// tt_um_control_top
module tt_um_control_top #(
  parameter ADDRW = 24,
  parameter OPCODEW = 2,
  parameter REQ_QDEPTH = 4,
  parameter COMP_QDEPTH = 4
  ) (
    input  wire       ena,       
    input  wire       clk,       
    input  wire       rst_n,     
    input  wire [7:0] ui_in, 
    output wire [7:0] uo_out, 
    input  wire [7:0] uio_in,     
    output wire [7:0] uio_out, 
    output wire [7:0] uio_oe      
);
Size in the first run: about 37000 µm² of cells after synthesis.
clock: 10.0 ns
lec_check: 0
abc_area: 1
cap_margin: 25
core_aspect_ratio: 0.64
core_margin: 5
core_utilization: 40
place_density: 0.65
slew_margin: 20
run.sh (not shown) runs the stock make flow with config.mk's settings and CLKGATE_MAP_FILE=.
Next try:
ABC_AREA = unset   (was 1)
CAP_MARGIN = 20   (was 25)
CORE_ASPECT_RATIO = unset   (was 0.64)
CORE_MARGIN = 2   (was 5)
CORE_UTILIZATION = 64   (was 40)
PLACE_DENSITY = unset   (was 0.65)
clock period = 14.7 ns   (was 10.0 ns; I/O delays follow)
What happened: Sequential power is lower by 39%. Area after synthesis is lower by 4.4%. Global-route usage is higher by 8.4 points. Total power is lower by 40%. Die size is lower by 42%. Wire length is lower by 22%.

---

tt_um_control_top again, from the RTL that the note above started with.
Settings: LEC_CHECK=0, ABC_AREA=1, CAP_MARGIN=20, CORE_ASPECT_RATIO=0.99, CORE_MARGIN=2, CORE_UTILIZATION=72, CTS_CLUSTER_SIZE=15, PLACE_DENSITY_LB_ADDON=0.03, SETUP_SLACK_MARGIN=0.77, SLEW_MARGIN=20; clock period 3.26 ns.
Rerun with:
--- a/flow/config.mk
+++ b/flow/config.mk
@@ -9 +9 @@
-export CAP_MARGIN = 20
+export CAP_MARGIN = 0
@@ -12,0 +13 @@
+export CTS_CLUSTER_DIAMETER = 360
@@ -13,0 +15 @@
+export HOLD_SLACK_MARGIN = -0.09
What happened:
- utilization falls by 1.9 points
- global-route usage falls by 0.54 points
- clock skew rises by 6.6 ps
- first-iteration DRC count rises by 0.61%
- die size does not change
- via count falls by about 1.8%
- design area falls by 2.4%
- clock-buffer cell count falls by 24
- register-to-register slack is better by 30 ps
- synthesized cell count does not change

---

== job 4449 ==
Starting RTL as in the previous note.
## tt_um_control_top
module tt_um_control_top #(
  parameter ADDRW = 24,
  parameter OPCODEW = 2,
  parameter REQ_QDEPTH = 4,
  parameter COMP_QDEPTH = 4
  ) (
    input  wire       ena,       
    input  wire       clk,       
    input  wire       rst_n,     
    input  wire [7:0] ui_in, 
    output wire [7:0] uo_out, 
    input  wire [7:0] uio_in,     
    output wire [7:0] uio_out, 
    output wire [7:0] uio_oe      
);
clock: 3.66 ns
lec_check: 0
cap_margin: 20
core_margin: 2
core_utilization: 72
cts_cluster_diameter: 66
cts_cluster_size: 14
place_density: 0.36
setup_slack_margin: 0.87
slew_margin: 20
--- input diff job 4449..job 1838 ---
Settings: removing SETUP_SLACK_MARGIN (formerly 0.87); changing CTS_CLUSTER_DIAMETER from 66 to 225; setting ABC_AREA to 1 for the first time; removing CTS_CLUSTER_SIZE (formerly 14); removing PLACE_DENSITY (formerly 0.36); changing the clock period (ns, I/O delays scaled along) from 3.66 to 3.31.
[summary]
In job 1838, the count of filler cells inserted in the layout came out 541 above the value in job 4449.
Job 1838 vs job 4449 — portion of the clock cycle consumed by the worst path in the final layout rose 9.1 points.
Job 1838 has cts-stage hold buffer count above what job 4449 had.
Synthesized area on job 1838 is up relative to job 4449.
Comparing share of total power in combinational logic for job 1838 and job 4449, the bigger number came from job 1838.
Going from job 4449 to job 1838, summed standard-cell area reported by yosys has increased; first-pass GRT wire length has increased; post-synthesis cell count from yosys has increased; final design instance area without fill has increased; routed wire length has increased.
Job 4449 vs job 1838, worst min-delay path class: input pin to async pin vs flip-flop to flip-flop
Est. power | job 1838 vs job 4449 | job 1838 higher
Here is what was changed in the inputs of job 5735 compared with job 1838.
Settings: CTS_CLUSTER_DIAMETER no longer set, was 225; CORE_UTILIZATION now 8, was 72; ABC_AREA no longer set, was 1; the clock period (ns, I/O delays scaled along) now 14.7, was 3.31.
Notes after the runs:
Measured against each other, job 1838 and job 5735 differ in area of the die, the lower figure coming from job 1838.
NOTE logic area job 1838->job 5735 increased slightly
Delta (job 5735 minus job 1838): number of clock buffers in the layout shows an increase of 0.76%; placed instance count shows an increase of 3756.

---

the reference run:
Starting RTL as in the previous note.
## tt_um_control_top
module tt_um_control_top #(
  parameter ADDRW = 24,
  parameter OPCODEW = 2,
  parameter REQ_QDEPTH = 4,
  parameter COMP_QDEPTH = 4
  ) (
    input  wire       ena,       
    input  wire       clk,       
    input  wire       rst_n,     
    input  wire [7:0] ui_in, 
    output wire [7:0] uo_out, 
    input  wire [7:0] uio_in,     
    output wire [7:0] uio_out, 
    output wire [7:0] uio_oe      
);
  wire [7:0] in_bus = ui_in | uio_in;
  wire mosi = in_bus[0];
  wire spi_clk = in_bus[1];
  wire cs_n = in_bus[2];
  wire bus_ready = in_bus[3];
  wire [2:0] ack_in = in_bus[6:4];   
  wire miso;
  wire [7:0] data_bus_out;
  wire data_bus_valid;
  wire [7:0] out_bus;
  assign out_bus[0] = miso;
  assign out_bus[6:1] = data_bus_out[6:1];
  assign out_bus[7] = data_bus_valid;
  assign uio_out = out_bus;
  assign uo_out = out_bus;
  assign uio_oe = 8'b0 & {8{&{1'b0, ena, in_bus[7], data_bus_out[7], data_bus_out[0], 
                              valid, serializer_err, curr_mode_top, counter_top}}};
  localparam AES_INSTRW = 3*ADDRW + OPCODEW;
  localparam SHA_INSTRW = 2*ADDRW + OPCODEW;
  wire valid;
  wire [OPCODEW-1:0] opcode;
  wire [ADDRW-1:0] key_addr;
  wire [ADDRW-1:0] text_addr;
  wire [ADDRW-1:0] dest_addr;
  wire req_q_valid;
  deserializer #(.ADDRW(ADDRW), .OPCODEW(OPCODEW)) 
  deserializer_inst(.clk(clk), .rst_n(rst_n), .spi_clk(spi_clk), .mosi(mosi), .cs_n(cs_n), 
  ...
make LEC_CHECK=0 ABC_AREA=1 CAP_MARGIN=20 CORE_MARGIN=2 CORE_UTILIZATION=72 CTS_CLUSTER_DIAMETER=380 CTS_CLUSTER_SIZE=15 HOLD_SLACK_MARGIN=-0.1 PLACE_DENSITY_LB_ADDON=0.04 SETUP_SLACK_MARGIN=0.89 SLEW_MARGIN=20 finish   # period 3.26 ns
Input changes introduced in the trial run (baseline for comparison: the reference run):
- clearing CTS_CLUSTER_DIAMETER, which used to be 380
- clearing SETUP_SLACK_MARGIN, which used to be 0.89
- swapping 0.04 for 0.02 in PLACE_DENSITY_LB_ADDON
- clearing HOLD_SLACK_MARGIN, which used to be -0.1
- clearing CTS_CLUSTER_SIZE, which used to be 15
- swapping 3.26 for 5.48 in the clock period (ns, I/O delays scaled along)
==> results <==
Diff the trial run and the reference run: met2 routed wirelength lower in the reference run. The reference run has a lower highest fanout seen on the critical path than the trial run. Worst path required time in the trial run is 1770 ps above the reference run. Number of vias per cell after detailed routing sits higher in the trial run than in the reference run.

---

## wip/indigo
tt_um_control_top again, from the RTL that the note above started with.
Design tt_um_control_top, start of the top module:
module tt_um_control_top #(
  parameter ADDRW = 24,
  parameter OPCODEW = 2,
  parameter REQ_QDEPTH = 4,
  parameter COMP_QDEPTH = 4
  ) (
    input  wire       ena,       
    input  wire       clk,       
    input  wire       rst_n,     
    input  wire [7:0] ui_in, 
    output wire [7:0] uo_out, 
    input  wire [7:0] uio_in,     
    output wire [7:0] uio_out, 
    output wire [7:0] uio_oe      
);
==> flow/config.mk <==
export PLATFORM = sky130hd
export DESIGN_NAME = tt_um_control_top
export DESIGN_NICKNAME = tt_um_control_top
export VERILOG_FILES = /design/flow/design.v
export SDC_FILE = /design/flow/constraint.sdc
export NUM_CORES = 4
export LEC_CHECK = 0
export ABC_AREA = 1
export CAP_MARGIN = 20
export CELL_PAD_IN_SITES_DETAIL_PLACEMENT = 1
export CELL_PAD_IN_SITES_GLOBAL_PLACEMENT = 3
export CORE_ASPECT_RATIO = 1.87
export CORE_MARGIN = 2
export CORE_UTILIZATION = 40
export CTS_CLUSTER_SIZE = 98
export GPL_TIMING_DRIVEN = 0
export HOLD_SLACK_MARGIN = 0.19
export MAX_ROUTING_LAYER = met4
export PLACE_DENSITY_LB_ADDON = 0.3
export SETUP_SLACK_MARGIN = 2.92
export SLEW_MARGIN = 20
export TNS_END_PERCENT = 65
==> flow/constraint.sdc <==
create_clock -name core_clock -period 10.0 [get_ports {clk}]
set_input_delay 2.0000 -clock core_clock [delete_from_list [all_inputs] [get_ports {clk}]]
set_output_delay 2.0000 -clock core_clock [all_outputs]
set_load 0.01 [all_outputs]
> inputs changed (wip/indigo -> wip/amber)
# wip/indigo
export LEC_CHECK = 0
export ABC_AREA = 1
export CAP_MARGIN = 20
export CELL_PAD_IN_SITES_DETAIL_PLACEMENT = 1
export CELL_PAD_IN_SITES_GLOBAL_PLACEMENT = 3
export CORE_ASPECT_RATIO = 1.87
export CORE_MARGIN = 2
export CORE_UTILIZATION = 40
export CTS_CLUSTER_SIZE = 98
export GPL_TIMING_DRIVEN = 0
export HOLD_SLACK_MARGIN = 0.19
export MAX_ROUTING_LAYER = met4
export PLACE_DENSITY_LB_ADDON = 0.3
export SETUP_SLACK_MARGIN = 2.92
export SLEW_MARGIN = 20
export TNS_END_PERCENT = 65
create_clock -name core_clock -period 10.0 [get_ports {clk}]
# wip/amber
export LEC_CHECK = 0
export ABC_AREA = 1
export CAP_MARGIN = 20
export CORE_MARGIN = 2
export CORE_UTILIZATION = 72
export SETUP_SLACK_MARGIN = 0.31
export SLEW_MARGIN = 20
create_clock -name core_clock -period 3.27 [get_ports {clk}]
[summary]
wip/indigo → wip/amber: area taken by flip-flops and latches roughly the same; number of signal-net inverters in the final layout roughly the same; final RePlAce weighted congestion lower. wip/amber vs wip/indigo: share of final layout cell area taken by clock buffers and inverters up. Summary of the comparison: cell depth of the worst setup path is lower in wip/amber, relative to wip/indigo. Comparing initial antenna violation count for wip/amber and wip/indigo, the bigger number came from wip/amber. Hold slack essentially unchanged between wip/amber and wip/indigo. wip/indigo → wip/amber: final instance area went down by 2.2%, post-placement cell area dropped about 3.6%.
Input-level comparison between wip/quartz and wip/amber:
# wip/amber
export LEC_CHECK = 0
export ABC_AREA = 1
export CAP_MARGIN = 20
export CORE_MARGIN = 2
export CORE_UTILIZATION = 72
export SETUP_SLACK_MARGIN = 0.31
export SLEW_MARGIN = 20
create_clock -name core_clock -period 3.27 [get_ports {clk}]
# wip/quartz
export LEC_CHECK = 0
export ABC_AREA = 1
export CAP_MARGIN = 20
export CORE_ASPECT_RATIO = 1.35
export CORE_MARGIN = 2
export CORE_UTILIZATION = 72
export CTS_CLUSTER_DIAMETER = 279
export CTS_CLUSTER_SIZE = 10
export HOLD_SLACK_MARGIN = 0.3
export PLACE_DENSITY = 0.39
export SETUP_SLACK_MARGIN = 0.96
export SLEW_MARGIN = 20
create_clock -name core_clock -period 3.27 [get_ports {clk}]
Results
wip/quartz against wip/amber: count of buffering cells on the critical path with inverters included roughly the same, clock period minus final worst setup slack lower.
Cmp wip/quartz and wip/amber / share of total power in combinational logic / lower: wip/amber
[compare] base=wip/amber new=wip/quartz: fraction of area in registers has decreased, number of flip-flops and latches has remained practically unchanged, inverter count of the layout excluding clock inverters has remained practically unchanged.
Final antenna diode count came out exactly the same in wip/quartz and wip/amber.
Power figures rest on the tool's default switching activity, not on a simulated workload.
